File: run.sh
#!/bin/bash
# the make line also repeats each setting of config.mk as NAME=value (left out here)
make -C /OpenROAD-flow-scripts/flow DESIGN_CONFIG=/design/flow/config.mk WORK_HOME=/design/flow/orfs CLKGATE_MAP_FILE= finish
File: constraint.sdc
create_clock -name core_clock -period 5.5 [get_ports {clock}]
set_input_delay 1.1000 -clock core_clock [delete_from_list [all_inputs] [get_ports {clock}]]
set_output_delay 1.1000 -clock core_clock [all_outputs]
set_load 0.01 [all_outputs]
File: config.mk
export PLATFORM = sky130hd
export DESIGN_NAME = division_float_32
export DESIGN_NICKNAME = division_float_32
export VERILOG_FILES = /design/flow/design.v
export SDC_FILE = /design/flow/constraint.sdc
export NUM_CORES = 4
export LEC_CHECK = 0
export CAP_MARGIN = 25
export CELL_PAD_IN_SITES_DETAIL_PLACEMENT = 1
export CORE_ASPECT_RATIO = 0.58
export CORE_MARGIN = 2
export CORE_UTILIZATION = 40
export CTS_CLUSTER_DIAMETER = 144
export GPL_TIMING_DRIVEN = 0
export HOLD_SLACK_MARGIN = 0.28
export MAX_ROUTING_LAYER = met4
export MIN_ROUTING_LAYER = met2
export SLEW_MARGIN = 15
export TNS_END_PERCENT = 55
File: design.v
`timescale 1ns / 1ps
module division_float_32(clock, start, operand1, operand2, result, finish, illegal);
	input clock;  
	input start;  
	input [31:0] operand1, operand2;  
	output reg [31:0] result;  
	output reg finish;  
	output illegal;  
	reg [7:0] exponent;
	reg [23:0] significand1, significand2;
	reg [95:0] temp_operand1, temp_operand2;  
	reg [95:0] sub_result;
	reg [5:0] step;  
	always @(posedge clock) begin  
		if(start) begin
			significand1 = {1'b1, operand1[22:0]};
			significand2 = {1'b1, operand2[22:0]};
			temp_operand1 = {significand1, 24'b0};  
			temp_operand2 = {significand2, 48'b0};  
			finish = 0;
			step = 0;
		end
		if(step == 48) begin  
			sub_result = temp_operand1;  
			exponent = 127 + operand1[30:23] - operand2[30:23];
			if(sub_result[72:48] * 2 > significand2) begin
				sub_result = sub_result + 1;
			end
			if(sub_result[24]) begin
				result[22:0] = sub_result[23:1];
			end else begin
				exponent = exponent - 1;
				result[22:0] = sub_result[22:0];
			end
			if((127 + operand1[30:23]) < operand2[30:23]) begin
				exponent = 0;
			end
			result[31] = operand1[31] ^ operand2[31];
			result[30:23] = exponent;
			if(operand1 == 0) result = 0;
			finish = 1;
		end else begin  
			temp_operand1 = temp_operand1 << 1;  
			if (temp_operand1 >= temp_operand2) temp_operand1 = temp_operand1 - temp_operand2 + 1;
			step = step + 1;  
		end
	end
	assign illegal = (operand2 == 0) ? 1 : 0;  
endmodule
==> Table 3: Implementation characteristics, run 1 <==
Physical design parameters

Parameter                              Value

Status
  Result of the run    aborted with a tool error
  Halt Stage    global routing
  Error message    [ERROR GRT-0116] Global routing finished with congestion. Check the congestion regions in the DRC Viewer.

Synthesis
  Cell area after synthesis    20800 µm²
  Fraction of registers with async set/reset    0%
  Top logic family    simple AND/OR/NAND/NOR gates
  Total number of yosys warnings    1
  Fraction of the mapped netlist area in compound gates    between 20% and 30%
  Post-synthesis average cell area    between 7 and 8 µm²
  Synth top cell by count    sky130_fd_sc_hd__nand2_1
  Portion of the post-synthesis area used by sequential elements    26.0%
  Cell count in the Yosys report    about 2700
  Main area contributors    sky130_fd_sc_hd__dfxtp_1 21%, sky130_fd_sc_hd__ha_1 13%, sky130_fd_sc_hd__nand2_1 5.6%
  Ranking of synthesized cells by instance count    312 x sky130_fd_sc_hd__nand2_1, 260 x sky130_fd_sc_hd__inv_1, 222 x sky130_fd_sc_hd__dfxtp_1, 217 x sky130_fd_sc_hd__ha_1, 217 x sky130_fd_sc_hd__nor2_1
  Mapped Cells    between 2000 and 3000
  XOR Share, Synth    5.69%
  Simple-Gate Fraction of Synth Area    21.2%
  Multiplexer share    2.60%
  Dominant flop cell    sky130_fd_sc_hd__dfxtp_1
  Biggest area consumer among synthesized cells    sky130_fd_sc_hd__dfxtp_1
  Post-synth cell types    between 100 and 150
  Flip-flops with a built-in enable    32
  Synthesized netlist net count    2977
  Top area contributor share    about a fifth
  Post-synth area from yosys stat    ~21000 µm²
  Count of state elements after synthesis    254
  Area share of fa/ha/maj cells after synthesis    between 10% and 20%

Floorplan
  Horizontal die size    just over 300 µm
  Starting Density    between 40% and 50%
  Io pins    100
  Row Count    approximately 63
  DIE HEIGHT    178 µm
  Area of the die    approximately 54000 µm²
  Placeable core area    51200 µm²

GRT
  Overall Global Routing Usage    71.1%
  GRT Residual Overflow    around 460

Clock tree
  Root buf cell    sky130_fd_sc_hd__clkbuf_16
  Number of buffers inserted during clock tree synthesis    29
  CTS H-Tree Depth    1
  TritonCTS Sinks    254
  Maximum buffer depth of the clock tree    3

Placement
  Buffers on Ports    around 100
  Post-DP HPWL    74700 µm
  Weighted congestion reported at the end of routability-driven placement    1.17
  Pre-CTS WS    -2.95 ns
metal layers:
metal | overflow | GRT usage, %
met1 | - | -
met2 | 6 | 75.0
met4 | 14 | 32.8
met3 | 439 | 88.8
met5 | - | -
what timing repair did:
| item | 4_1_cts |
|---|---|
| hold buffers | 0 |
| buffers inserted | 7 |
| setup endpoints to repair | 159 |
| gates cloned | 0 |
| resized | 121 |
| pin swaps | 9 |
per-stage QoR:
step / cells / hold WS (ns) / cell area (µm²)
after floorplan: 2658 / 0.403 / 20800
after global placement: 3438 / 0.415 / 22600
after CTS: 3505 / 0.438 / 24200
after detailed placement: 3445 / 0.415 / 22700
==> run 2: changes to the inputs <==
Settings changed: CAP_MARGIN 25 to 5, CORE_ASPECT_RATIO 0.58 to 1.13.
Clock period 5.5 ns to 3.57 ns, I/O delays scaled along.
==> Table 3: Implementation characteristics, run 2 <==
Summary of implementation characteristics

Parameter                              Value

Status
  Result of the run    failed layout checks
  Checks that blocked a clean result    negative setup slack

Floorplan
  DIE HEIGHT    about 250 µm
  Starting Density    40.6%
  Io pins    100
  Row Count    88
  Horizontal die size    218 µm
  Placeable core area    51200 µm²
  Area of the die    53800 µm²

Synthesis
  Cell area after synthesis    20800 µm²
  Biggest area consumer among synthesized cells    sky130_fd_sc_hd__dfxtp_1
  Cell count in the Yosys report    2658
  Synthesized netlist net count    2977
  Fraction of the mapped netlist area in compound gates    21.0%
  Total number of yosys warnings    1
  Top area contributor share    21.4%
  Top logic family    simple AND/OR/NAND/NOR gates
  Flip-flops with a built-in enable    32
  Multiplexer share    2.60%
  Synth top cell by count    sky130_fd_sc_hd__nand2_1
  XOR Share, Synth    about 5.7%
  Post-synth area from yosys stat    20800 µm²
  Portion of the post-synthesis area used by sequential elements    between 20% and 30%
  Ranking of synthesized cells by instance count    312 x sky130_fd_sc_hd__nand2_1, 260 x sky130_fd_sc_hd__inv_1, 222 x sky130_fd_sc_hd__dfxtp_1, 217 x sky130_fd_sc_hd__ha_1, 217 x sky130_fd_sc_hd__nor2_1
  Area share of fa/ha/maj cells after synthesis    roughly 17%
  Post-synth cell types    102
  Main area contributors    sky130_fd_sc_hd__dfxtp_1 21%, sky130_fd_sc_hd__ha_1 13%, sky130_fd_sc_hd__nand2_1 5.6%
  Post-synthesis average cell area    7.81 µm²
  Simple-Gate Fraction of Synth Area    21.2%
  Mapped Cells    between 2000 and 3000
  Count of state elements after synthesis    254
  Fraction of registers with async set/reset    0%
  Dominant flop cell    sky130_fd_sc_hd__dfxtp_1

STA
  Hold slack final    ~0.44 ns
  Final setup violation count    162
  PnR worst setup slack    -1.01 ns
  Minimum period implied by the final worst setup slack    4.58 ns
  Final max-slew violation count    0
  Final Hold Fails    0
  Slew margin rel.    8.58%
  Setup repair after global routing missed its margin    true
  Fmax achieved    218 MHz
  Share of the clock period used by the worst path    128%
  Worst Clk Skew    0.0273 ns
  Worst Max-Slew Pin Slew    around 1.4 ns

Power and ir drop
  Power share of the combinational group    71.6%
  Cell leakage power    12.4 nW
  Maximum VDD drop    0.483 mV
  Overall power of the completed layout    ~28 mW
  Power in combinational cells    ~20 mW
  Cell internal pwr    around 14 mW
  Clock Power    3.80 mW
  Portion of total power attributed to sequential cells    14.8%
  PwrDens    997 nW/µm²
  Part of the total power dissipated in the clock network    a little over an eighth
  Seq group    4.13 mW
  Switching part of the total    about half
  Max power group    combinational cells
  NetSw    about 14 mW

Critical path
  Start-to-end type of the worst setup path    in -> reg
  Critical Path Source Type    input pin
  Cell Chain, Critical Path    buf_16 -> buf_12 -> buf_12 -> clkbuf_16 -> buf_16 -> clkbuf_16 -> nand2_1 -> a21boi_4 -> inv_2 -> fa_2 -> nor4bb_4 -> nand4_1 -> nor4_4 -> a211oi_4 -> o31ai_4 -> o221ai_4 -> buf_4 -> nor2_2 -> mux2i_1 -> o21ai_1
  Launch instance of the worst register-to-register path    temp_operand1[22]
  Maximum fanout along the worst path    8
  Crit path arrival time    5.11 ns
  Buffers plus inverters on the worst setup path    8
  Largest stage delay on the critical path    between 0.5 and 0.6 ns
  Capturing element of the worst setup path    temp_operand1[93]
  Number of cells on the critical path    20
  Critical path startpoint    start
  Cells on worst reg2reg path    16
  Required time worst endpoint    4.09 ns
  Cell family with the largest share of critical-path delay    simple AND/OR/NAND/NOR gates
  Reg2Reg Setup Slack    -0.85 ns
  Critical-path cell with the highest stage delay    sky130_fd_sc_hd__nor4bb_4
  Critical register-to-register path endpoint    temp_operand1[74]
  CP endpoint kind    register

Hold path
  Worst hold path cell count    1
  Startpoint of the worst hold path    temp_operand2[71]
  Hold Crit Class    reg -> reg
  Capture endpoint of the worst hold path    temp_operand2[71]

GRT
  Overall Global Routing Usage    55.0%
  Vias in the first global route    33032
  Largest net degree at the start of global routing    35
  Number of antenna violations at the first check in global routing    0
  GRT Residual Overflow    0
  First-pass GRT wire length    between 100000 and 150000 µm

Clock tree
  Clock slew at reported path FFs    0.07 ns
  TritonCTS Sinks    around 250
  Root buf cell    sky130_fd_sc_hd__clkbuf_16
  CTS H-Tree Depth    1
  Clock latency reported for the late side of the worst-skew pair    0.64 ns
  Number of buffers inserted during clock tree synthesis    31
  Maximum buffer depth of the clock tree    3
  Count of hold-fix buffers inserted at cts    0
  CTS tree    built

Placement
  Post-DP HPWL    roughly 67000 µm
  Placed insts    3432
  Weighted congestion reported at the end of routability-driven placement    1.03
  Pre-CTS WS    -2.77 ns
  Buffers on Ports    98
  Area after detailed placement    23200 µm²

Drt
  Vias    29717
  Remaining design rule violation count    0
  WL per Instance    about 27 µm
  Post-route ant nets    0
  Vias per std cell    approximately 8.2
  Detailed Route WL    98500 µm
  Number of DRC markers in iteration 0    approximately 7000
  First drt pass iteration count    11

Final layout
  Number of nets in the layout    3232
  Number of non-filler instances in the completed layout    approximately 3600
  Synth-to-layout area growth    34.8%
  Summed area of non-filler cells in the final layout    28000 µm²

Job
  OpenROAD warning count    65
  Number of violations of the max-capacitance limit    0
run 2: area by class of cell:
cell class / instances / area (µm²)
Multi-Input combinational cell: 2041 / 16100
Timing Repair Buffer: 227 / 2370
Buffer: 94 / 1070
Sequential cell: 254 / 5410
Clock buffer: 35 / 843
Antenna cell: 3 / 7.51
Tap cell: 675 / 845
Inverter: 264 / 996
Clock inverter: 22 / 322
Fill cell: 5934 / 23200
run 2: through the flow:
stage               setup TNS, ns  utilization (%)
CTS                        -89.47             52.4
floorplan                  -77.13                -
global placement          -395.04             45.3
global route              -131.81             54.7
detailed placement        -357.30             45.3
finish                    -123.97             54.7
run 2: per-layer routing:
| metal | wire, µm | up-vias | global-route usage (%) |
|---|---|---|---|
| li1 | - | 9647 | - |
| met4 | 16100 | 0 | 19.7 |
| met3 | 38500 | 1551 | 67.4 |
| met5 | 0 | - | - |
| met1 | 0 | 9735 | - |
| met2 | 43900 | 8784 | 62.1 |
run 2: timing repair:
item	in CTS	in global routing
setup buffers	81	34
endpoints found under the hold margin	0	0
gates cloned	6	8
pin swaps	79	57
endpoints found under the setup margin	161	162
resized	347	192
==> run 3: changes to the inputs <==
Settings changed: CAP_MARGIN 5 to 20, CELL_PAD_IN_SITES_DETAIL_PLACEMENT 1 to default, CORE_ASPECT_RATIO 1.13 to default, CORE_UTILIZATION 40 to 68, CTS_CLUSTER_DIAMETER 144 to default, CTS_CLUSTER_SIZE from default to 25, GPL_TIMING_DRIVEN 0 to default, HOLD_SLACK_MARGIN 0.28 to default, MAX_ROUTING_LAYER met4 to default, MIN_ROUTING_LAYER met2 to default, SETUP_SLACK_MARGIN from default to 0.97, SLEW_MARGIN 15 to 20, TNS_END_PERCENT 55 to default.
Clock period 3.57 ns to 4.96 ns, I/O delays scaled along.
==> Table 3: Implementation characteristics, run 3 <==
Physical design parameters

Parameter                              Value

Status
  Result of the run    aborted with a tool error
  Halt Stage    global routing

Synthesis
  Biggest area consumer among synthesized cells    sky130_fd_sc_hd__dfxtp_1
  Synthesized netlist net count    2977
  Ranking of synthesized cells by instance count    312 x sky130_fd_sc_hd__nand2_1, 260 x sky130_fd_sc_hd__inv_1, 222 x sky130_fd_sc_hd__dfxtp_1, 217 x sky130_fd_sc_hd__ha_1, 217 x sky130_fd_sc_hd__nor2_1
  Simple-Gate Fraction of Synth Area    21.2%
  Fraction of the mapped netlist area in compound gates    a little over a fifth
  Dominant flop cell    sky130_fd_sc_hd__dfxtp_1
  Post-synthesis average cell area    between 7 and 8 µm²
  Post-synth area from yosys stat    20800 µm²
  Area share of fa/ha/maj cells after synthesis    16.6%
  Top logic family    simple AND/OR/NAND/NOR gates
  Cell area after synthesis    20800 µm²
  Main area contributors    sky130_fd_sc_hd__dfxtp_1 21%, sky130_fd_sc_hd__ha_1 13%, sky130_fd_sc_hd__nand2_1 5.6%
  Count of state elements after synthesis    254
  Mapped Cells    2658
  Top area contributor share    21.4%
  Post-synth cell types    102
  Portion of the post-synthesis area used by sequential elements    26.0%
  Flip-flops with a built-in enable    32
  XOR Share, Synth    roughly 5.7%
  Fraction of registers with async set/reset    0%
  Synth top cell by count    sky130_fd_sc_hd__nand2_1
  Total number of yosys warnings    1
  Multiplexer share    between 2 and 3%
  Cell count in the Yosys report    2658

Floorplan
  Placeable core area    29900 µm²
  Io pins    100
  DIE HEIGHT    ~180 µm
  Row Count    63
  Starting Density    69.5%
  Area of the die    32000 µm²
  Horizontal die size    179 µm

Placement
  Post-DP HPWL    between 40000 and 50000 µm
  Weighted congestion reported at the end of routability-driven placement    0.968
  Buffers on Ports    ~99

Clock tree
  Count of hold-fix buffers inserted at cts    0
  Number of buffers inserted during clock tree synthesis    29
  Maximum buffer depth of the clock tree    3
  CTS H-Tree Depth    1
  TritonCTS Sinks    254
  Root buf cell    sky130_fd_sc_hd__clkbuf_16
-- run 3: stage by stage --
| step | setup slack, ns | std cells | area, µm² | power (mW) | TNS (ns) |
|---|---|---|---|---|---|
| after floorplan | 0.203 | 2658 | 21500 | 10.1 | 0 |
| after detailed placement | -0.385 | 3218 | 23700 | 12.9 | -1.22 |
| after global placement | -0.180 | 3218 | 23700 | 12.6 | -0.371 |
| after CTS | 0.771 | 3350 | 26500 | 16.3 | 0 |
-- run 3: repair_timing --
action                                  in CTS
pin swaps                                   84
endpoints found under the hold margin        0
endpoints found under the setup margin     116
gates resized                              230
gates cloned                                 9
buffers inserted                            69
==> run 4: changes to the inputs <==
Settings changed: CORE_UTILIZATION 68 to 66, CTS_CLUSTER_SIZE 25 to 88, SETUP_SLACK_MARGIN 0.97 to -0.29.
Clock period 4.96 ns to 3.99 ns, I/O delays scaled along.
==> Table 3: Implementation characteristics, run 4 <==
Physical design parameters

Parameter                              Value

Floorplan
  Horizontal die size    181 µm
  Row Count    ~64
  Placeable core area    30800 µm²
  Io pins    100
  Area of the die    around 33000 µm²
  Starting Density    approximately two thirds
  DIE HEIGHT    181 µm

Synthesis
  Main area contributors    sky130_fd_sc_hd__dfxtp_1 21%, sky130_fd_sc_hd__ha_1 13%, sky130_fd_sc_hd__nand2_1 5.6%
  Mapped Cells    2658
  Simple-Gate Fraction of Synth Area    21.2%
  Portion of the post-synthesis area used by sequential elements    roughly a quarter
  Post-synthesis average cell area    7.81 µm²
  XOR Share, Synth    5.69%
  Fraction of the mapped netlist area in compound gates    21.0%
  Post-synth cell types    about 100
  Total number of yosys warnings    1
  Fraction of registers with async set/reset    0%
  Synth top cell by count    sky130_fd_sc_hd__nand2_1
  Count of state elements after synthesis    254
  Synthesized netlist net count    ~3000
  Cell area after synthesis    20800 µm²
  Top logic family    simple AND/OR/NAND/NOR gates
  Post-synth area from yosys stat    20800 µm²
  Ranking of synthesized cells by instance count    312 x sky130_fd_sc_hd__nand2_1, 260 x sky130_fd_sc_hd__inv_1, 222 x sky130_fd_sc_hd__dfxtp_1, 217 x sky130_fd_sc_hd__ha_1, 217 x sky130_fd_sc_hd__nor2_1
  Cell count in the Yosys report    2658
  Biggest area consumer among synthesized cells    sky130_fd_sc_hd__dfxtp_1
  Area share of fa/ha/maj cells after synthesis    16.6%
  Top area contributor share    a little over a fifth
  Flip-flops with a built-in enable    32
  Dominant flop cell    sky130_fd_sc_hd__dfxtp_1
  Multiplexer share    2.60%

Clock tree
  CTS H-Tree Depth    1
  Number of buffers inserted during clock tree synthesis    29
  Maximum buffer depth of the clock tree    3
  Count of hold-fix buffers inserted at cts    0
  TritonCTS Sinks    254
  Root buf cell    sky130_fd_sc_hd__clkbuf_16

Status
  Halt Stage    global routing
  Error message    [ERROR GRT-0232] Routing congestion too high. Check the congestion heatmap in the GUI.
  Result of the run    aborted with a tool error

GRT
  Overall Global Routing Usage    107%
  GRT Residual Overflow    between 3000 and 4000

Placement
  Post-DP HPWL    roughly 60000 µm
  Area after detailed placement    27600 µm²
  Buffers on Ports    99
  Weighted congestion reported at the end of routability-driven placement    just over 1
==> run 4: through the flow <==
step | setup WS [ns] | utilization, % | instances
2_1_floorplan | -0.573 | - | 2658
3_3_place_gp | -1.23 | 89.5 | 3769
3_5_place_dp | -1.23 | 89.5 | 3769
4_1_cts | -0.321 | 93.6 | 3827
==> run 4: timing repair <==
item	CTS
cloned	2
pin swaps	4
setup endpoints to repair	71
resized	47
buffers inserted	5
==> run 4: per-layer routing <==
layer,overflow,global-route usage [%]
met5,7,56.0
met4,744,120
met3,40,78.9
met2,3089,146
met1,50,91.2
==> run 5: changes to the inputs <==
Settings changed: CORE_UTILIZATION 66 to 69, CTS_CLUSTER_DIAMETER from default to 359, CTS_CLUSTER_SIZE 88 to 62, HOLD_SLACK_MARGIN from default to -0.08, SETUP_SLACK_MARGIN -0.29 to -0.24.
Clock period 3.99 ns to 3.88 ns, I/O delays scaled along.
==> Table 3: Implementation characteristics, run 5 <==
Physical design parameters

Parameter                              Value

Status
  Result of the run    aborted with a tool error
  Halt Stage    global routing
  Error message    [ERROR DPL-0038] Utilization greater than 100%, impossible to legalize

Synthesis
  Area share of fa/ha/maj cells after synthesis    16.6%
  Ranking of synthesized cells by instance count    312 x sky130_fd_sc_hd__nand2_1, 260 x sky130_fd_sc_hd__inv_1, 222 x sky130_fd_sc_hd__dfxtp_1, 217 x sky130_fd_sc_hd__ha_1, 217 x sky130_fd_sc_hd__nor2_1
  Cell count in the Yosys report    2658
  XOR Share, Synth    5.69%
  Synth top cell by count    sky130_fd_sc_hd__nand2_1
  Fraction of registers with async set/reset    0%
  Main area contributors    sky130_fd_sc_hd__dfxtp_1 21%, sky130_fd_sc_hd__ha_1 13%, sky130_fd_sc_hd__nand2_1 5.6%
  Fraction of the mapped netlist area in compound gates    21.0%
  Post-synthesis average cell area    7.81 µm²
  Top area contributor share    21.4%
  Top logic family    simple AND/OR/NAND/NOR gates
  Post-synth area from yosys stat    around 21000 µm²
  Flip-flops with a built-in enable    32
  Biggest area consumer among synthesized cells    sky130_fd_sc_hd__dfxtp_1
  Dominant flop cell    sky130_fd_sc_hd__dfxtp_1
  Count of state elements after synthesis    254
  Mapped Cells    2658
  Total number of yosys warnings    1
  Cell area after synthesis    20800 µm²
  Simple-Gate Fraction of Synth Area    21.2%
  Post-synth cell types    102
  Portion of the post-synthesis area used by sequential elements    26.0%
  Multiplexer share    2.60%
  Synthesized netlist net count    2977

Floorplan
  Starting Density    a little over two thirds
  Io pins    100
  DIE HEIGHT    around 180 µm
  Horizontal die size    between 150 and 200 µm
  Row Count    between 60 and 70
  Placeable core area    29600 µm²
  Area of the die    ~32000 µm²

Clock tree
  Count of hold-fix buffers inserted at cts    0
  Number of buffers inserted during clock tree synthesis    8
  TritonCTS Sinks    254
  Root buf cell    sky130_fd_sc_hd__clkbuf_16
  Maximum buffer depth of the clock tree    3
  CTS H-Tree Depth    1

Placement
  Post-DP HPWL    63200 µm
  Area after detailed placement    27600 µm²
  Pre-CTS WS    -1.07 ns
  Buffers on Ports    just under 100
  Weighted congestion reported at the end of routability-driven placement    approximately 1.0
run 5: metrics by stage:
| step | hold slack, ns | util (%) | instances | power [mW] | setup TNS (ns) |
|---|---|---|---|---|---|
| after floorplan | 0.403 | - | 2658 | 12.7 | -40.78 |
| after global placement | 0.411 | 93.0 | 3742 | 18.7 | -65.13 |
| after detailed placement | 0.416 | 93.0 | 3742 | 19.7 | -84.69 |
| after CTS | 0.462 | 94.3 | 3754 | 21.5 | -11.84 |
run 5: timing repair:
item,CTS
buffers inserted,1
pin swaps,8
setup endpoints to repair,33
cloned,0
gates resized,28
==> run 6: changes to the inputs <==
Settings changed: ABC_AREA from default to 0, CELL_PAD_IN_SITES_DETAIL_PLACEMENT from default to 0, CELL_PAD_IN_SITES_GLOBAL_PLACEMENT from default to 1, CORE_ASPECT_RATIO from default to 0.56, CORE_MARGIN 2 to 5, CORE_UTILIZATION 69 to 17, CTS_CLUSTER_DIAMETER 359 to default, CTS_CLUSTER_SIZE 62 to 25, GPL_ROUTABILITY_DRIVEN from default to 0, GPL_TIMING_DRIVEN from default to 0, HOLD_SLACK_MARGIN -0.08 to default, MAX_ROUTING_LAYER from default to met5, PLACE_DENSITY_LB_ADDON from default to 0.08, SETUP_SLACK_MARGIN -0.24 to default, TNS_END_PERCENT from default to 10.
Clock period 3.88 ns to 8.64 ns, I/O delays scaled along.
==> Table 3: Implementation characteristics, run 6 <==
Summary of implementation characteristics

Parameter                              Value

Status
  Result of the run    complete, no violations

Synthesis
  Portion of the post-synthesis area used by sequential elements    26.0%
  Post-synth cell types    102
  Fraction of the mapped netlist area in compound gates    21.0%
  Biggest area consumer among synthesized cells    sky130_fd_sc_hd__dfxtp_1
  Dominant flop cell    sky130_fd_sc_hd__dfxtp_1
  Flip-flops with a built-in enable    32
  Top area contributor share    21.4%
  XOR Share, Synth    5.69%
  Total number of yosys warnings    1
  Area share of fa/ha/maj cells after synthesis    16.6%
  Ranking of synthesized cells by instance count    312 x sky130_fd_sc_hd__nand2_1, 260 x sky130_fd_sc_hd__inv_1, 222 x sky130_fd_sc_hd__dfxtp_1, 217 x sky130_fd_sc_hd__ha_1, 217 x sky130_fd_sc_hd__nor2_1
  Synthesized netlist net count    2977
  Synth top cell by count    sky130_fd_sc_hd__nand2_1
  Cell area after synthesis    slightly above 20000 µm²
  Post-synth area from yosys stat    20800 µm²
  Main area contributors    sky130_fd_sc_hd__dfxtp_1 21%, sky130_fd_sc_hd__ha_1 13%, sky130_fd_sc_hd__nand2_1 5.6%
  Fraction of registers with async set/reset    0%
  Post-synthesis average cell area    7.81 µm²
  Multiplexer share    2.60%
  Mapped Cells    2658
  Top logic family    simple AND/OR/NAND/NOR gates
  Simple-Gate Fraction of Synth Area    21.2%
  Count of state elements after synthesis    254
  Cell count in the Yosys report    2658

GRT
  Overall Global Routing Usage    16.2%
  Number of antenna violations at the first check in global routing    17
  Vias in the first global route    19605
  Largest net degree at the start of global routing    32
  First-pass GRT wire length    151000 µm
  GRT Residual Overflow    0

Clock tree
  Maximum buffer depth of the clock tree    3
  Post-CTS Setup Bufs    0
  Clock slew at reported path FFs    around 0.06 ns
  TritonCTS Sinks    between 200 and 300
  CTS tree    built
  Number of buffers inserted during clock tree synthesis    34
  Count of hold-fix buffers inserted at cts    0
  Clock latency reported for the late side of the worst-skew pair    slightly below 0.6 ns
  Root buf cell    sky130_fd_sc_hd__clkbuf_16
  CTS H-Tree Depth    2

Power and ir drop
  Switching part of the total    approximately 52%
  PwrDens    373 nW/µm²
  Power in combinational cells    roughly 6.2 mW
  Cell leakage power    10.8 nW
  Seq group    roughly 1.7 mW
  Clock Power    ~1.5 mW
  NetSw    4.88 mW
  Power share of the combinational group    about two thirds
  Cell internal pwr    around 4.5 mW
  Portion of total power attributed to sequential cells    17.9%
  Max power group    combinational cells
  Maximum VDD drop    0.211 mV
  Part of the total power dissipated in the clock network    15.9%

Placement
  Post-DP HPWL    89200 µm
  Area after detailed placement    23900 µm²
  Pre-CTS WS    -0.855 ns
  Buffers on Ports    a little under 100
  Placed insts    4379

STA
  Slew margin rel.    20.1%
  Final max-slew violation count    0
  Worst Clk Skew    0.0205 ns
  Hold slack final    approximately 0.42 ns
  Final setup violation count    0
  Worst Max-Slew Pin Slew    1.20 ns
  PnR worst setup slack    around 0.35 ns
  Setup repair after global routing missed its margin    false
  Share of the clock period used by the worst path    95.9%
  Fmax achieved    between 100 and 150 MHz
  Minimum period implied by the final worst setup slack    8.29 ns
  Final Hold Fails    0

Critical path
  Critical Path Source Type    input pin
  Critical register-to-register path endpoint    temp_operand1[12]
  CP endpoint kind    register
  Maximum fanout along the worst path    10
  Cell family with the largest share of critical-path delay    AND-OR/OR-AND gates
  Number of cells on the critical path    19
  Start-to-end type of the worst setup path    in -> reg
  Critical-path cell with the highest stage delay    sky130_fd_sc_hd__a21boi_0
  Cells on worst reg2reg path    15
  Largest stage delay on the critical path    0.81 ns
  Buffers plus inverters on the worst setup path    6
  Capturing element of the worst setup path    temp_operand1[53]
  Required time worst endpoint    approximately 9 ns
  Crit path arrival time    around 8.7 ns
  Reg2Reg Setup Slack    2.71 ns
  Critical path startpoint    start
  Cell Chain, Critical Path    buf_6 -> buf_6 -> inv_2 -> clkbuf_2 -> clkbuf_2 -> clkbuf_1 -> nand2_1 -> ha_1 -> ha_1 -> a21oi_1 -> nand2_1 -> o2111ai_1 -> a21boi_1 -> a21boi_0 -> o21ai_0 -> nor2_1 -> xor2_1 -> a21oi_1 -> o21ai_1
  Launch instance of the worst register-to-register path    temp_operand1[24]

Drt
  Remaining design rule violation count    0
  Post-route ant nets    0
  Vias per std cell    4.43
  Vias    19663
  First drt pass iteration count    6
  Number of DRC markers in iteration 0    1327
  Detailed Route WL    ~110000 µm
  WL per Instance    ~24 µm

Final layout
  Flip-flop and latch area    5410 µm²
  Final core utilization    between 20% and 30%
  Summed area of non-filler cells in the final layout    25100 µm²
  Number of nets in the layout    3118
  Synth-to-layout area growth    20.7%
  Fill cell instance count of the final layout    13595
  Number of non-filler instances in the completed layout    ~4400
  MI comb area    14000 µm²

Floorplan
  Placeable core area    122000 µm²
  Horizontal die size    around 480 µm
  DIE HEIGHT    272 µm
  Row Count    96
  Area of the die    130000 µm²
  Starting Density    around 17%
  Io pins    100

Job
  Number of violations of the max-capacitance limit    0
  OpenROAD warning count    62

Hold path
  Startpoint of the worst hold path    significand2[23]
  Worst hold path cell count    1
  Hold Crit Class    reg -> reg
  Capture endpoint of the worst hold path    significand2[23]
## run 6: stage by stage
step	TNS, ns	power [mW]
3_5_place_dp	-50.94	7.81
5_1_grt	0	10.0
4_1_cts	0	9.37
6_report	0	9.35
2_1_floorplan	0	5.56
3_3_place_gp	-255.73	7.83
## run 6: what timing repair did
action                                  in CTS  in global routing
pin swaps                                    0                  0
endpoints found under the setup margin      27                  6
gates resized                                3                  7
## run 6: cell type report
type / count / share of cell area, %
timing repair buffer: 105 / 4.27
sequential: 254 / 21.6
antenna: 2 / 0.0200
tap: 1617 / 8.07
clock buffer: 44 / 3.96
clock inverter: 16 / 0.484
inverter: 264 / 3.95
buffer: 99 / 1.92
multi-input combinational: 2041 / 55.8
## run 6: metal layers
layer  vias up  wire (µm)  global-route usage (%)
li1       9519          -                       -
met1      9605      61900                    26.9
met2       445      38100                    20.7
met3        90       5630                    3.16
met4         4       1910                    2.96
met5         -         27                       0
==> run 7: changes to the inputs <==
Settings changed: CAP_MARGIN 20 to 5, CELL_PAD_IN_SITES_GLOBAL_PLACEMENT 1 to default, CORE_ASPECT_RATIO 0.56 to 0.89, CORE_MARGIN 5 to 2, CORE_UTILIZATION 17 to 68, CTS_CLUSTER_SIZE 25 to default, GPL_ROUTABILITY_DRIVEN 0 to default, GPL_TIMING_DRIVEN 0 to default, PLACE_DENSITY from default to 0.57, PLACE_DENSITY_LB_ADDON 0.08 to default, SETUP_SLACK_MARGIN from default to 1.63, TNS_END_PERCENT 10 to 100.
Clock period 8.64 ns to 5.57 ns, I/O delays scaled along.
==> Table 3: Implementation characteristics, run 7 <==
Physical design parameters

Parameter                              Value

Floorplan
  Placeable core area    30200 µm²
  Area of the die    32000 µm²
  DIE HEIGHT    169 µm
  Starting Density    68.8%
  Horizontal die size    189 µm
  Io pins    100
  Row Count    60

Synthesis
  Main area contributors    sky130_fd_sc_hd__dfxtp_1 21%, sky130_fd_sc_hd__ha_1 13%, sky130_fd_sc_hd__nand2_1 5.6%
  Synth top cell by count    sky130_fd_sc_hd__nand2_1
  Fraction of registers with async set/reset    0%
  Top area contributor share    21.4%
  Flip-flops with a built-in enable    32
  Fraction of the mapped netlist area in compound gates    21.0%
  Cell area after synthesis    approximately 21000 µm²
  Post-synthesis average cell area    7.81 µm²
  Dominant flop cell    sky130_fd_sc_hd__dfxtp_1
  Area share of fa/ha/maj cells after synthesis    16.6%
  Ranking of synthesized cells by instance count    312 x sky130_fd_sc_hd__nand2_1, 260 x sky130_fd_sc_hd__inv_1, 222 x sky130_fd_sc_hd__dfxtp_1, 217 x sky130_fd_sc_hd__ha_1, 217 x sky130_fd_sc_hd__nor2_1
  Post-synth cell types    slightly above 100
  XOR Share, Synth    5.69%
  Biggest area consumer among synthesized cells    sky130_fd_sc_hd__dfxtp_1
  Count of state elements after synthesis    254
  Simple-Gate Fraction of Synth Area    between 20% and 30%
  Cell count in the Yosys report    2658
  Mapped Cells    2658
  Total number of yosys warnings    1
  Portion of the post-synthesis area used by sequential elements    26.0%
  Top logic family    simple AND/OR/NAND/NOR gates
  Synthesized netlist net count    a little under 3000
  Post-synth area from yosys stat    between 20000 and 25000 µm²
  Multiplexer share    2.60%

Clock tree
  CTS H-Tree Depth    1
  Count of hold-fix buffers inserted at cts    0
  Number of buffers inserted during clock tree synthesis    27
  Maximum buffer depth of the clock tree    3
  Root buf cell    sky130_fd_sc_hd__clkbuf_16
  TritonCTS Sinks    254

Placement
  Weighted congestion reported at the end of routability-driven placement    slightly below 1
  Post-DP HPWL    ~47000 µm
  Buffers on Ports    99

Status
  Result of the run    aborted with a tool error
  Halt Stage    global routing
  Error message    [ERROR GRT-0232] Routing congestion too high. Check the congestion heatmap in the GUI.

GRT
  Overall Global Routing Usage    94.8%
  GRT Residual Overflow    1741
==> run 7: through the flow <==
step                      hold WS, ns  worst slack, ns  area [µm²]  cells  utilization [%]
after floorplan                 0.403            0.691       21500   2658                -
after CTS                       0.434             1.35       27000   3297             89.4
after detailed placement        0.416            0.149       22700   3107             75.2
after global placement          0.414            0.246       22700   3107             75.2
==> run 7: metal layers <==
layer | GRT usage [%] | overflow
met2 | 117 | 1202
met4 | 110 | 488
met5 | 44.6 | 1
met3 | 73.9 | 22
met1 | 88.1 | 28
==> run 7: repair_timing <==
item | in CTS
setup buffers | 125
gates cloned | 17
hold endpoints to repair | 0
pin swaps | 140
setup endpoints to repair | 127
gates resized | 459
==> run 8: changes to the inputs <==
Settings changed: CAP_MARGIN 5 to 25, CELL_PAD_IN_SITES_DETAIL_PLACEMENT 0 to 1, CELL_PAD_IN_SITES_GLOBAL_PLACEMENT from default to 3, CORE_ASPECT_RATIO 0.89 to 0.73, CORE_MARGIN 2 to 5, CORE_UTILIZATION 68 to 17, CTS_CLUSTER_SIZE from default to 25, GPL_TIMING_DRIVEN from default to 1, MAX_ROUTING_LAYER met5 to met4, PLACE_DENSITY 0.57 to default, PLACE_DENSITY_LB_ADDON from default to 0.08, SETUP_SLACK_MARGIN 1.63 to default, TNS_END_PERCENT 100 to 50.
Clock period 5.57 ns to 6.83 ns, I/O delays scaled along.
==> Table 3: Implementation characteristics, run 8 <==
Summary of implementation characteristics

Parameter                              Value

Status
  Result of the run    complete, no violations

Clock tree
  CTS tree    built
  Clock latency reported for the late side of the worst-skew pair    0.59 ns
  Post-CTS resize count    0
  CTS H-Tree Depth    2
  Maximum buffer depth of the clock tree    3
  TritonCTS Sinks    254
  Count of hold-fix buffers inserted at cts    0
  Root buf cell    sky130_fd_sc_hd__clkbuf_16
  Number of buffers inserted during clock tree synthesis    39
  Post-CTS Setup Bufs    0
  Clock slew at reported path FFs    0.06 ns

Power and ir drop
  Cell leakage power    11.0 nW
  PwrDens    approximately 460 nW/µm²
  Seq group    about 2.2 mW
  Clock Power    2.20 mW
  Cell internal pwr    6.01 mW
  Power share of the combinational group    63.0%
  Max power group    combinational cells
  Portion of total power attributed to sequential cells    18.3%
  Switching part of the total    about half
  Power in combinational cells    7.40 mW
  Maximum VDD drop    roughly 0.23 mV
  Part of the total power dissipated in the clock network    18.7%
  NetSw    about 5.8 mW

Critical path
  Cell Chain, Critical Path    buf_6 -> buf_4 -> nor2b_1 -> ha_1 -> ha_1 -> a21oi_1 -> o21ai_0 -> a221oi_1 -> nor3_1 -> a211oi_2 -> nand2b_1 -> a21boi_2 -> o21ai_1 -> a311oi_1 -> a41oi_1 -> o21ai_1
  Critical-path cell with the highest stage delay    sky130_fd_sc_hd__a211oi_2
  Crit path arrival time    ~6.3 ns
  Critical path startpoint    start
  Buffers plus inverters on the worst setup path    2
  Cell family with the largest share of critical-path delay    AND-OR/OR-AND gates
  Cells on worst reg2reg path    16
  Required time worst endpoint    approximately 7.4 ns
  Largest stage delay on the critical path    0.59 ns
  Maximum fanout along the worst path    26
  CP endpoint kind    register
  Launch instance of the worst register-to-register path    temp_operand1[1]
  Reg2Reg Setup Slack    ~1.9 ns
  Start-to-end type of the worst setup path    in -> reg
  Critical Path Source Type    input pin
  Number of cells on the critical path    16
  Critical register-to-register path endpoint    temp_operand1[76]
  Capturing element of the worst setup path    temp_operand1[81]

Floorplan
  Placeable core area    roughly 120000 µm²
  Area of the die    129000 µm²
  Io pins    ~100
  Horizontal die size    419 µm
  Row Count    around 110
  Starting Density    17.1%
  DIE HEIGHT    a little over 300 µm

Drt
  Routed metal-1 wire length    53000 µm
  Post-route ant nets    0
  Vias per std cell    4.30
  Detailed Route WL    approximately 94000 µm
  First drt pass iteration count    5
  Met3 WL post-DR    2220 µm
  WL per Instance    21.3 µm
  Highest metal layer used by the detailed router    met4
  Met2 WL post-DR    37500 µm
  Number of DRC markers in iteration 0    843
  Vias    18976
  Remaining design rule violation count    0

STA
  Setup TNS after final layout    0 ns
  Final max-slew violation count    0
  PnR worst setup slack    between 1 and 1.5 ns
  Final Hold Fails    0
  Fmax achieved    between 150 and 200 MHz
  Worst Clk Skew    about 0.02 ns
  Share of the clock period used by the worst path    84.1%
  Minimum period implied by the final worst setup slack    5.74 ns
  Setup repair after global routing missed its margin    false
  Worst Max-Slew Pin Slew    1.06 ns
  Slew margin rel.    28.6%
  Final setup violation count    0

Synthesis
  Portion of the post-synthesis area used by sequential elements    26.0%
  Cell count in the Yosys report    between 2000 and 3000
  Post-synthesis average cell area    7.81 µm²
  Mapped Cells    2658
  Synthesized netlist net count    about 3000
  Ranking of synthesized cells by instance count    312 x sky130_fd_sc_hd__nand2_1, 260 x sky130_fd_sc_hd__inv_1, 222 x sky130_fd_sc_hd__dfxtp_1, 217 x sky130_fd_sc_hd__ha_1, 217 x sky130_fd_sc_hd__nor2_1
  Post-synth area from yosys stat    just over 20000 µm²
  Main area contributors    sky130_fd_sc_hd__dfxtp_1 21%, sky130_fd_sc_hd__ha_1 13%, sky130_fd_sc_hd__nand2_1 5.6%
  Count of state elements after synthesis    254
  Fraction of registers with async set/reset    0%
  Fraction of the mapped netlist area in compound gates    21.0%
  Area share of fa/ha/maj cells after synthesis    between 10% and 20%
  Simple-Gate Fraction of Synth Area    21.2%
  Dominant flop cell    sky130_fd_sc_hd__dfxtp_1
  Multiplexer share    2.60%
  Top area contributor share    21.4%
  Top logic family    simple AND/OR/NAND/NOR gates
  XOR Share, Synth    between 5 and 6%
  Biggest area consumer among synthesized cells    sky130_fd_sc_hd__dfxtp_1
  Synth top cell by count    sky130_fd_sc_hd__nand2_1
  Cell area after synthesis    20800 µm²
  Flip-flops with a built-in enable    32
  Post-synth cell types    102
  Total number of yosys warnings    1

Hold path
  Capture endpoint of the worst hold path    significand2[23]
  Worst hold path cell count    1
  Hold Crit Class    reg -> reg
  Startpoint of the worst hold path    significand2[23]

Placement
  Weighted congestion reported at the end of routability-driven placement    0.769
  Post-DP HPWL    77100 µm
  Pre-CTS WS    between 0.4 and 0.5 ns
  Buffers on Ports    between 90 and 100

Final layout
  Number of nets in the layout    3087
  Fill cell instance count of the final layout    approximately 14000
  Synth-to-layout area growth    22.0%
  Final core utilization    20.9%

GRT
  Largest net degree at the start of global routing    75
  First-pass GRT wire length    approximately 140000 µm
  Vias in the first global route    20227
  Overall Global Routing Usage    ~15%
  Number of antenna violations at the first check in global routing    3
  GRT Residual Overflow    0

Job
  Number of violations of the max-capacitance limit    0
  OpenROAD warning count    roughly 62
-- run 8: cell type report --
type	instances	area [µm²]	area share, %
clock inverter	25	299	1.18
inverter	264	998	3.94
timing repair buffer	168	1620	6.40
sequential	254	5410	21.3
antenna	1	2.50	0.00988
clock buffer	46	1040	4.11
tap	1609	2010	7.95
multi-input combinational	2041	14000	55.1
-- run 8: metrics by stage --
step | hold WS, ns | instance area [µm²] | std cells | power [mW]
finish | 0.429 | 25300 | 4408 | 11.8
global route | 0.452 | 25300 | 4408 | 12.9
CTS | 0.429 | 25300 | 4407 | 12.1
detailed placement | 0.412 | 24000 | 4336 | 9.69
global placement | 0.418 | 24000 | 4335 | 9.71
floorplan | 0.403 | 20800 | 2658 | 7.03
-- run 8: routing by layer --
| layer | GRT usage [%] | vias up |
|---|---|---|
| met1 | 22.7 | 9335 |
| met3 | 1.67 | 60 |
| met4 | 2.22 | 0 |
| met5 | - | - |
| met2 | 21.0 | 151 |
| li1 | - | 9430 |
==> run 9: changes to the inputs <==
Settings changed: CAP_MARGIN 25 to 20, CELL_PAD_IN_SITES_GLOBAL_PLACEMENT 3 to default, CORE_ASPECT_RATIO 0.73 to 0.89, CORE_MARGIN 5 to 3, CTS_CLUSTER_SIZE 25 to default, GPL_TIMING_DRIVEN 1 to default, MAX_ROUTING_LAYER met4 to met5, PLACE_DENSITY_LB_ADDON 0.08 to 0.25.
==> Table 3: Implementation characteristics, run 9 <==
Summary of implementation characteristics

Parameter                              Value

Status
  Result of the run    complete, no violations

Placement
  Post-DP HPWL    ~60000 µm
  Weighted congestion reported at the end of routability-driven placement    0.831
  Pre-CTS WS    0.679 ns
  Buffers on Ports    roughly 99

Power and ir drop
  Clock Power    approximately 2.0 mW
  PwrDens    441 nW/µm²
  Power share of the combinational group    62.4%
  Part of the total power dissipated in the clock network    18.1%
  Cell internal pwr    5.78 mW
  Seq group    roughly 2.1 mW
  Cell leakage power    about 11 nW
  Maximum VDD drop    0.231 mV
  Portion of total power attributed to sequential cells    about a fifth
  NetSw    5.19 mW
  Max power group    combinational cells
  Power in combinational cells    slightly below 7 mW
  Switching part of the total    47.3%

Drt
  Post-route ant nets    0
  First drt pass iteration count    5
  Remaining design rule violation count    0
  WL per Instance    17.2 µm
  Number of DRC markers in iteration 0    934
  Vias per std cell    4.32
  Number of diodes    0
  Detailed Route WL    74800 µm
  Vias    18783

Synthesis
  Fraction of the mapped netlist area in compound gates    21.0%
  Post-synthesis average cell area    7.81 µm²
  Top logic family    simple AND/OR/NAND/NOR gates
  Synth top cell by count    sky130_fd_sc_hd__nand2_1
  Cell count in the Yosys report    ~2700
  Mapped Cells    2658
  Count of state elements after synthesis    254
  Flip-flops with a built-in enable    32
  Biggest area consumer among synthesized cells    sky130_fd_sc_hd__dfxtp_1
  Dominant flop cell    sky130_fd_sc_hd__dfxtp_1
  Post-synth area from yosys stat    20800 µm²
  Area share of fa/ha/maj cells after synthesis    16.6%
  Fraction of registers with async set/reset    0%
  Multiplexer share    2.60%
  Main area contributors    sky130_fd_sc_hd__dfxtp_1 21%, sky130_fd_sc_hd__ha_1 13%, sky130_fd_sc_hd__nand2_1 5.6%
  Post-synth cell types    102
  Simple-Gate Fraction of Synth Area    21.2%
  Total number of yosys warnings    1
  Portion of the post-synthesis area used by sequential elements    26.0%
  XOR Share, Synth    5.69%
  Synthesized netlist net count    between 2000 and 3000
  Ranking of synthesized cells by instance count    312 x sky130_fd_sc_hd__nand2_1, 260 x sky130_fd_sc_hd__inv_1, 222 x sky130_fd_sc_hd__dfxtp_1, 217 x sky130_fd_sc_hd__ha_1, 217 x sky130_fd_sc_hd__nor2_1
  Top area contributor share    a little over a fifth
  Cell area after synthesis    20800 µm²

STA
  Worst Clk Skew    0.0189 ns
  Final Hold Fails    0
  Worst Max-Slew Pin Slew    between 1 and 1.5 ns
  Share of the clock period used by the worst path    82.5%
  Fmax achieved    177 MHz
  PnR worst setup slack    1.19 ns
  Hold slack final    approximately 0.43 ns
  Setup TNS after final layout    0 ns
  Minimum period implied by the final worst setup slack    roughly 5.6 ns
  Final max-slew violation count    0
  Final setup violation count    0
  Slew margin rel.    31.2%
  Setup repair after global routing missed its margin    false

Job
  OpenROAD warning count    62
  Number of violations of the max-capacitance limit    0

Clock tree
  Clock slew at reported path FFs    0.05 ns
  Maximum buffer depth of the clock tree    3
  CTS H-Tree Depth    2
  Post-CTS Setup Bufs    0
  TritonCTS Sinks    254
  Root buf cell    sky130_fd_sc_hd__clkbuf_16
  Clock latency reported for the late side of the worst-skew pair    around 0.56 ns
  Post-CTS resize count    0
  Count of hold-fix buffers inserted at cts    0
  Number of buffers inserted during clock tree synthesis    36
  CTS tree    built

Critical path
  Critical Path Source Type    input pin
  Launch instance of the worst register-to-register path    temp_operand1[1]
  Number of cells on the critical path    17
  Crit path arrival time    6.09 ns
  Buffers plus inverters on the worst setup path    3
  Cell Chain, Critical Path    buf_6 -> inv_4 -> nand2_1 -> ha_1 -> ha_1 -> a21oi_1 -> nand2_1 -> o2111ai_1 -> a21boi_1 -> buf_4 -> a211oi_2 -> nand2b_1 -> a21boi_2 -> o21ai_1 -> xnor2_1 -> a21oi_1 -> a21o_1
  Required time worst endpoint    7.28 ns
  Maximum fanout along the worst path    60
  Critical path startpoint    start
  Cell family with the largest share of critical-path delay    AND-OR/OR-AND gates
  Start-to-end type of the worst setup path    in -> reg
  Reg2Reg Setup Slack    between 2 and 2.5 ns
  Cells on worst reg2reg path    16
  Critical register-to-register path endpoint    temp_operand1[80]
  CP endpoint kind    register
  Capturing element of the worst setup path    temp_operand1[73]
  Largest stage delay on the critical path    0.60 ns
  Critical-path cell with the highest stage delay    sky130_fd_sc_hd__inv_4

Final layout
  Number of nets in the layout    3052
  Synth-to-layout area growth    19.9%
  Final core utilization    between 20% and 30%

GRT
  Largest net degree at the start of global routing    85
  Vias in the first global route    19503
  GRT Residual Overflow    0
  Overall Global Routing Usage    11.6%
  First-pass GRT wire length    117000 µm
  Number of antenna violations at the first check in global routing    2

Floorplan
  Io pins    approximately 100
  Placeable core area    121000 µm²
  Horizontal die size    ~380 µm
  DIE HEIGHT    336 µm
  Starting Density    17.2%
  Row Count    120
  Area of the die    126000 µm²

Hold path
  Startpoint of the worst hold path    significand2[23]
  Worst hold path cell count    1
  Hold Crit Class    reg -> reg
  Capture endpoint of the worst hold path    significand2[23]
[run 9: metal layers]
layer / up-vias / GRT usage [%] / part of all wire, %
li1: 9359 / - / -
met1: 9123 / 16.2 / 50
met2: 229 / 18.9 / 45
met3: 72 / 1.49 / 3.0
met4: 0 / 2.79 / 2.0
met5: - / 0 / 0
[run 9: through the flow]
step,cell area [µm²],power [mW],instances
floorplan,20800,7.03,2658
global route,24900,12.0,4347
detailed placement,23700,9.00,4281
CTS,24900,11.1,4347
finish,24900,11.0,4347
global placement,23700,8.96,4281
[run 9: cell type report]
class / count / area [µm²]
sequential: 254 / 5410
tap: 1586 / 1980
clock buffer: 49 / 1020
timing repair buffer: 136 / 1330
inverter: 264 / 996
fill: 14396 / 96000
clock inverter: 17 / 200
multi-input combinational: 2041 / 14000
==> run 10: changes to the inputs <==
Settings changed: ABC_AREA 0 to default, CELL_PAD_IN_SITES_DETAIL_PLACEMENT 1 to default, CORE_ASPECT_RATIO 0.89 to default, CORE_MARGIN 3 to 2, CORE_UTILIZATION 17 to 70, CTS_CLUSTER_SIZE from default to 79, MAX_ROUTING_LAYER met5 to met4, PLACE_DENSITY_LB_ADDON 0.25 to default, SETUP_SLACK_MARGIN from default to -0.38, TNS_END_PERCENT 50 to default.
Clock period 6.83 ns to 4.03 ns, I/O delays scaled along.
==> Table 3: Implementation characteristics, run 10 <==
Physical design parameters

Parameter                              Value

Synthesis
  Flip-flops with a built-in enable    32
  Multiplexer share    ~2.6%
  Synth top cell by count    sky130_fd_sc_hd__nand2_1
  Cell count in the Yosys report    2658
  Post-synth area from yosys stat    20800 µm²
  Biggest area consumer among synthesized cells    sky130_fd_sc_hd__dfxtp_1
  Portion of the post-synthesis area used by sequential elements    between 20% and 30%
  Dominant flop cell    sky130_fd_sc_hd__dfxtp_1
  Mapped Cells    between 2000 and 3000
  Total number of yosys warnings    1
  Count of state elements after synthesis    roughly 250
  Post-synth cell types    102
  Main area contributors    sky130_fd_sc_hd__dfxtp_1 21%, sky130_fd_sc_hd__ha_1 13%, sky130_fd_sc_hd__nand2_1 5.6%
  Fraction of the mapped netlist area in compound gates    21.0%
  Fraction of registers with async set/reset    0%
  Area share of fa/ha/maj cells after synthesis    16.6%
  XOR Share, Synth    5.69%
  Post-synthesis average cell area    7.81 µm²
  Simple-Gate Fraction of Synth Area    between 20% and 30%
  Ranking of synthesized cells by instance count    312 x sky130_fd_sc_hd__nand2_1, 260 x sky130_fd_sc_hd__inv_1, 222 x sky130_fd_sc_hd__dfxtp_1, 217 x sky130_fd_sc_hd__ha_1, 217 x sky130_fd_sc_hd__nor2_1
  Cell area after synthesis    20800 µm²
  Top area contributor share    21.4%
  Top logic family    simple AND/OR/NAND/NOR gates
  Synthesized netlist net count    2977

Status
  Halt Stage    global routing
  Result of the run    aborted with a tool error
  Error message    [ERROR GRT-0116] Global routing finished with congestion. Check the congestion regions in the DRC Viewer.

Placement
  Buffers on Ports    99
  Post-DP HPWL    60700 µm
  Placed insts    3720
  Area after detailed placement    27200 µm²
  Pre-CTS WS    -0.958 ns
  Weighted congestion reported at the end of routability-driven placement    1.09

Floorplan
  Io pins    100
  Area of the die    31100 µm²
  Row Count    approximately 63
  DIE HEIGHT    176 µm
  Placeable core area    roughly 29000 µm²
  Horizontal die size    ~180 µm
  Starting Density    a little over two thirds

Clock tree
  Maximum buffer depth of the clock tree    3
  Count of hold-fix buffers inserted at cts    0
  CTS H-Tree Depth    1
  Number of buffers inserted during clock tree synthesis    29
  Root buf cell    sky130_fd_sc_hd__clkbuf_16
  TritonCTS Sinks    254

GRT
  Overall Global Routing Usage    92.6%
  GRT Residual Overflow    869
[run 10: repair_timing]
| item | in CTS |
|---|---|
| hold endpoints to repair | 0 |
| buffers inserted | 4 |
| endpoints found under the setup margin | 67 |
| gates resized | 34 |
| pin swaps | 7 |
[run 10: routing by layer]
| layer | track usage, % | overflow |
|---|---|---|
| met1 | 86.8 | 15 |
| met2 | 108 | 587 |
| met3 | 77.8 | 26 |
| met4 | 99.8 | 241 |
| met5 | - | - |
==> run 11: changes to the inputs <==
Settings changed: CAP_MARGIN 20 to 0, CELL_PAD_IN_SITES_DETAIL_PLACEMENT from default to 1, CORE_ASPECT_RATIO from default to 1.13, CORE_UTILIZATION 70 to 30, CTS_CLUSTER_DIAMETER from default to 200, CTS_CLUSTER_SIZE 79 to default, GPL_TIMING_DRIVEN from default to 0, MIN_ROUTING_LAYER from default to met1, PLACE_DENSITY from default to 0.75, SETUP_SLACK_MARGIN -0.38 to default, TNS_END_PERCENT from default to 45.
Clock period 4.03 ns to 3.57 ns, I/O delays scaled along.
==> Table 3: Implementation characteristics, run 11 <==
Physical design parameters

Parameter                              Value

Clock tree
  CTS H-Tree Depth    1
  Root buf cell    sky130_fd_sc_hd__clkbuf_16
  TritonCTS Sinks    ~250
  Number of buffers inserted during clock tree synthesis    30
  Maximum buffer depth of the clock tree    3

Floorplan
  Area of the die    71400 µm²
  Horizontal die size    252 µm
  DIE HEIGHT    284 µm
  Placeable core area    about 69000 µm²
  Io pins    roughly 100
  Row Count    102
  Starting Density    a little under a third

Synthesis
  Cell count in the Yosys report    about 2700
  Cell area after synthesis    about 21000 µm²
  Flip-flops with a built-in enable    32
  Dominant flop cell    sky130_fd_sc_hd__dfxtp_1
  Biggest area consumer among synthesized cells    sky130_fd_sc_hd__dfxtp_1
  Fraction of registers with async set/reset    0%
  Multiplexer share    under 10%
  Top area contributor share    21.4%
  Simple-Gate Fraction of Synth Area    21.2%
  Post-synth cell types    102
  Top logic family    simple AND/OR/NAND/NOR gates
  Mapped Cells    2658
  Portion of the post-synthesis area used by sequential elements    a little over a quarter
  Synth top cell by count    sky130_fd_sc_hd__nand2_1
  Count of state elements after synthesis    about 250
  Total number of yosys warnings    1
  Fraction of the mapped netlist area in compound gates    21.0%
  XOR Share, Synth    about 5.7%
  Main area contributors    sky130_fd_sc_hd__dfxtp_1 21%, sky130_fd_sc_hd__ha_1 13%, sky130_fd_sc_hd__nand2_1 5.6%
  Ranking of synthesized cells by instance count    312 x sky130_fd_sc_hd__nand2_1, 260 x sky130_fd_sc_hd__inv_1, 222 x sky130_fd_sc_hd__dfxtp_1, 217 x sky130_fd_sc_hd__ha_1, 217 x sky130_fd_sc_hd__nor2_1
  Synthesized netlist net count    2977
  Area share of fa/ha/maj cells after synthesis    16.6%
  Post-synthesis average cell area    7.81 µm²
  Post-synth area from yosys stat    about 21000 µm²

Placement
  Weighted congestion reported at the end of routability-driven placement    between 0.9 and 1
  Post-DP HPWL    66100 µm
  Area after detailed placement    ~23000 µm²
  Buffers on Ports    98

Status
  Result of the run    aborted with a tool error
  Halt Stage    global routing
## run 11: stage by stage
step / hold slack (ns) / setup slack (ns) / instances / setup TNS [ns] / power [mW]
after CTS: 0.435 / -0.767 / 3841 / -66.27 / 25.2
after detailed placement: 0.419 / -2.83 / 3641 / -340.80 / 17.9
after global placement: 0.413 / -2.67 / 3640 / -367.50 / 17.3
after floorplan: 0.403 / -0.909 / 2658 / -79.27 / 13.8
## run 11: timing repair
item,in CTS
cloned,14
buffers inserted,134
gates resized,481
hold buffers,0
setup endpoints to repair,162
pin swaps,107
==> run 12: changes to the inputs <==
Settings changed: ABC_AREA from default to 1, CAP_MARGIN 0 to 30, CELL_PAD_IN_SITES_DETAIL_PLACEMENT 1 to default, CELL_PAD_IN_SITES_GLOBAL_PLACEMENT from default to 3, CORE_ASPECT_RATIO 1.13 to default, CORE_UTILIZATION 30 to 40, CTS_CLUSTER_DIAMETER 200 to 202, GPL_TIMING_DRIVEN 0 to default, MAX_ROUTING_LAYER met4 to default, MIN_ROUTING_LAYER met1 to default, PLACE_DENSITY 0.75 to default, SETUP_SLACK_MARGIN from default to 1.48, TNS_END_PERCENT 45 to default.
Clock period 3.57 ns to 5.5 ns, I/O delays scaled along.
==> Table 3: Implementation characteristics, run 12 <==
Physical design parameters

Parameter                              Value

Floorplan
  Area of the die    around 63000 µm²
  Starting Density    40.6%
  DIE HEIGHT    252 µm
  Horizontal die size    252 µm
  Placeable core area    60600 µm²
  Row Count    90

Synthesis
  Top logic family    simple AND/OR/NAND/NOR gates
  Biggest area consumer among synthesized cells    sky130_fd_sc_hd__nand2_1
  Area share of fa/ha/maj cells after synthesis    14.0%
  Multiplexer share    0.0815%
  Mapped Cells    4228
  Total number of yosys warnings    1
  Fraction of the mapped netlist area in compound gates    under 10%
  Synthesized netlist net count    4547
  Post-synthesis average cell area    5.81 µm²
  Top area contributor share    23.7%
  Cell count in the Yosys report    4228
  Fraction of registers with async set/reset    0%
  Flip-flops with a built-in enable    32
  Synth top cell by count    sky130_fd_sc_hd__nand2_1
  Post-synth cell types    37
  Simple-Gate Fraction of Synth Area    37.9%
  Main area contributors    sky130_fd_sc_hd__nand2_1 24%, sky130_fd_sc_hd__dfxtp_1 18%, sky130_fd_sc_hd__inv_1 13%
  XOR Share, Synth    about 3.2%
  Count of state elements after synthesis    254
  Ranking of synthesized cells by instance count    1555 x sky130_fd_sc_hd__nand2_1, 873 x sky130_fd_sc_hd__inv_1, 384 x sky130_fd_sc_hd__nor2_1, 243 x sky130_fd_sc_hd__nand3_1, 224 x sky130_fd_sc_hd__a21oi_1
  Cell area after synthesis    ~25000 µm²
  Dominant flop cell    sky130_fd_sc_hd__dfxtp_1
  Portion of the post-synthesis area used by sequential elements    between 20% and 30%
  Post-synth area from yosys stat    24600 µm²

Status
  Halt Stage    global placement without I/O
  Result of the run    aborted with a tool error
  Error message    [ERROR GPL-0301] Utilization 104.399 % exceeds 100%.
==> run 13: changes to the inputs <==
Settings changed: ABC_AREA 1 to 0, CAP_MARGIN 30 to 20, CELL_PAD_IN_SITES_DETAIL_PLACEMENT from default to 0, CELL_PAD_IN_SITES_GLOBAL_PLACEMENT 3 to default, CORE_ASPECT_RATIO from default to 0.89, CORE_MARGIN 2 to 3, CORE_UTILIZATION 40 to 67, CTS_CLUSTER_DIAMETER 202 to default, CTS_CLUSTER_SIZE from default to 24, HOLD_SLACK_MARGIN from default to -0.08, MAX_ROUTING_LAYER from default to met5, SETUP_SLACK_MARGIN 1.48 to default, TNS_END_PERCENT from default to 5.
Clock period 5.5 ns to 4.05 ns, I/O delays scaled along.
==> Table 3: Implementation characteristics, run 13 <==
Physical design parameters

Parameter                              Value

Synthesis
  Flip-flops with a built-in enable    32
  Portion of the post-synthesis area used by sequential elements    26.0%
  Area share of fa/ha/maj cells after synthesis    16.6%
  Post-synthesis average cell area    7.81 µm²
  Multiplexer share    between 2 and 3%
  Synthesized netlist net count    2977
  Ranking of synthesized cells by instance count    312 x sky130_fd_sc_hd__nand2_1, 260 x sky130_fd_sc_hd__inv_1, 222 x sky130_fd_sc_hd__dfxtp_1, 217 x sky130_fd_sc_hd__ha_1, 217 x sky130_fd_sc_hd__nor2_1
  Fraction of the mapped netlist area in compound gates    a little over a fifth
  Fraction of registers with async set/reset    0%
  XOR Share, Synth    between 5 and 6%
  Post-synth cell types    between 100 and 150
  Biggest area consumer among synthesized cells    sky130_fd_sc_hd__dfxtp_1
  Main area contributors    sky130_fd_sc_hd__dfxtp_1 21%, sky130_fd_sc_hd__ha_1 13%, sky130_fd_sc_hd__nand2_1 5.6%
  Post-synth area from yosys stat    20800 µm²
  Synth top cell by count    sky130_fd_sc_hd__nand2_1
  Cell area after synthesis    20800 µm²
  Top logic family    simple AND/OR/NAND/NOR gates
  Mapped Cells    2658
  Cell count in the Yosys report    roughly 2700
  Top area contributor share    21.4%
  Simple-Gate Fraction of Synth Area    about a fifth
  Count of state elements after synthesis    around 250
  Total number of yosys warnings    1
  Dominant flop cell    sky130_fd_sc_hd__dfxtp_1

Placement
  Placed insts    approximately 3800
  Buffers on Ports    99
  Post-DP HPWL    59900 µm
  Area after detailed placement    27500 µm²
  Weighted congestion reported at the end of routability-driven placement    around 1

Clock tree
  Number of buffers inserted during clock tree synthesis    28
  TritonCTS Sinks    254
  Root buf cell    sky130_fd_sc_hd__clkbuf_16
  CTS H-Tree Depth    1
  Maximum buffer depth of the clock tree    3

Floorplan
  Row Count    60
  Starting Density    about two thirds
  Placeable core area    30400 µm²
  DIE HEIGHT    172 µm
  Horizontal die size    193 µm
  Area of the die    33200 µm²
  Io pins    100

Status
  Result of the run    aborted with a tool error
  Halt Stage    global routing
  Error message    [ERROR GRT-0116] Global routing finished with congestion. Check the congestion regions in the DRC Viewer.

GRT
  Overall Global Routing Usage    71.8%
  GRT Residual Overflow    76
==> run 13: metal layers <==
| layer | track usage [%] | GRT overflow |
|---|---|---|
| met1 | 71.1 | 1 |
| met2 | 91.2 | 44 |
| met3 | 53.2 | 2 |
| met4 | 73.9 | 29 |
| met5 | 18.8 | 0 |
==> run 13: through the flow <==
step	setup TNS (ns)	setup WS, ns
after floorplan	-42.14	-0.534
after global placement	-54.54	-0.681
after detailed placement	-78.94	-0.870
after CTS	-0.581	-0.0936
==> run 13: timing repair <==
item	CTS
hold buffers	0
hold endpoints to repair	0
setup endpoints to repair	103
resized	118
pin swaps	22
setup buffers	11
==> run 14: changes to the inputs <==
Settings changed: ABC_AREA 0 to default, CELL_PAD_IN_SITES_DETAIL_PLACEMENT 0 to default, CORE_ASPECT_RATIO 0.89 to default, CORE_MARGIN 3 to 2, CORE_UTILIZATION 67 to 70, CTS_CLUSTER_DIAMETER from default to 359, MAX_ROUTING_LAYER met5 to default, SETUP_SLACK_MARGIN from default to 0.76, TNS_END_PERCENT 5 to default.
Clock period 4.05 ns to 4.67 ns, I/O delays scaled along.
==> Table 3: Implementation characteristics, run 14 <==
Physical design parameters

Parameter                              Value

Floorplan
  Horizontal die size    176 µm
  Area of the die    about 31000 µm²
  Io pins    100
  DIE HEIGHT    176 µm
  Row Count    around 63
  Placeable core area    ~30000 µm²
  Starting Density    70.6%

Synthesis
  Synthesized netlist net count    2977
  Multiplexer share    2.60%
  Main area contributors    sky130_fd_sc_hd__dfxtp_1 21%, sky130_fd_sc_hd__ha_1 13%, sky130_fd_sc_hd__nand2_1 5.6%
  Fraction of registers with async set/reset    0%
  Fraction of the mapped netlist area in compound gates    21.0%
  Post-synth area from yosys stat    approximately 21000 µm²
  Post-synthesis average cell area    7.81 µm²
  Portion of the post-synthesis area used by sequential elements    about a quarter
  Cell area after synthesis    around 21000 µm²
  Flip-flops with a built-in enable    32
  Biggest area consumer among synthesized cells    sky130_fd_sc_hd__dfxtp_1
  Top area contributor share    21.4%
  Area share of fa/ha/maj cells after synthesis    16.6%
  Total number of yosys warnings    1
  Cell count in the Yosys report    between 2000 and 3000
  Ranking of synthesized cells by instance count    312 x sky130_fd_sc_hd__nand2_1, 260 x sky130_fd_sc_hd__inv_1, 222 x sky130_fd_sc_hd__dfxtp_1, 217 x sky130_fd_sc_hd__ha_1, 217 x sky130_fd_sc_hd__nor2_1
  Top logic family    simple AND/OR/NAND/NOR gates
  Synth top cell by count    sky130_fd_sc_hd__nand2_1
  Count of state elements after synthesis    254
  Dominant flop cell    sky130_fd_sc_hd__dfxtp_1
  Post-synth cell types    102
  Mapped Cells    2658
  Simple-Gate Fraction of Synth Area    21.2%
  XOR Share, Synth    5.69%

Clock tree
  Maximum buffer depth of the clock tree    3
  CTS H-Tree Depth    1
  Number of buffers inserted during clock tree synthesis    14
  Root buf cell    sky130_fd_sc_hd__clkbuf_16
  TritonCTS Sinks    254

Placement
  Post-DP HPWL    around 50000 µm
  Weighted congestion reported at the end of routability-driven placement    1.01
  Pre-CTS WS    -0.267 ns
  Buffers on Ports    99

Status
  Halt Stage    global routing
  Error message    [ERROR GRT-0232] Routing congestion too high. Check the congestion heatmap in the GUI.
  Result of the run    aborted with a tool error

GRT
  GRT Residual Overflow    roughly 280
  Overall Global Routing Usage    around 87%
run 14: through the flow:
| stage | std cells | area (µm²) | hold slack, ns |
|---|---|---|---|
| global placement | 3426 | 25300 | 0.414 |
| CTS | 3502 | 27200 | 0.435 |
| detailed placement | 3426 | 25300 | 0.412 |
| floorplan | 2658 | 21500 | 0.403 |
run 14: repair_timing:
action,in CTS
endpoints found under the setup margin,125
hold buffers,0
resized,213
cloned,9
buffers inserted,47
pin swaps,81
run 14: routing by layer:
layer | GRT overflow | global-route usage [%]
met3 | 17 | 74.6
met4 | 135 | 91.8
met2 | 124 | 99.0
met5 | 3 | 47.4
met1 | 4 | 85.0
No activity file was given, so power comes from the tool's default toggle rates.
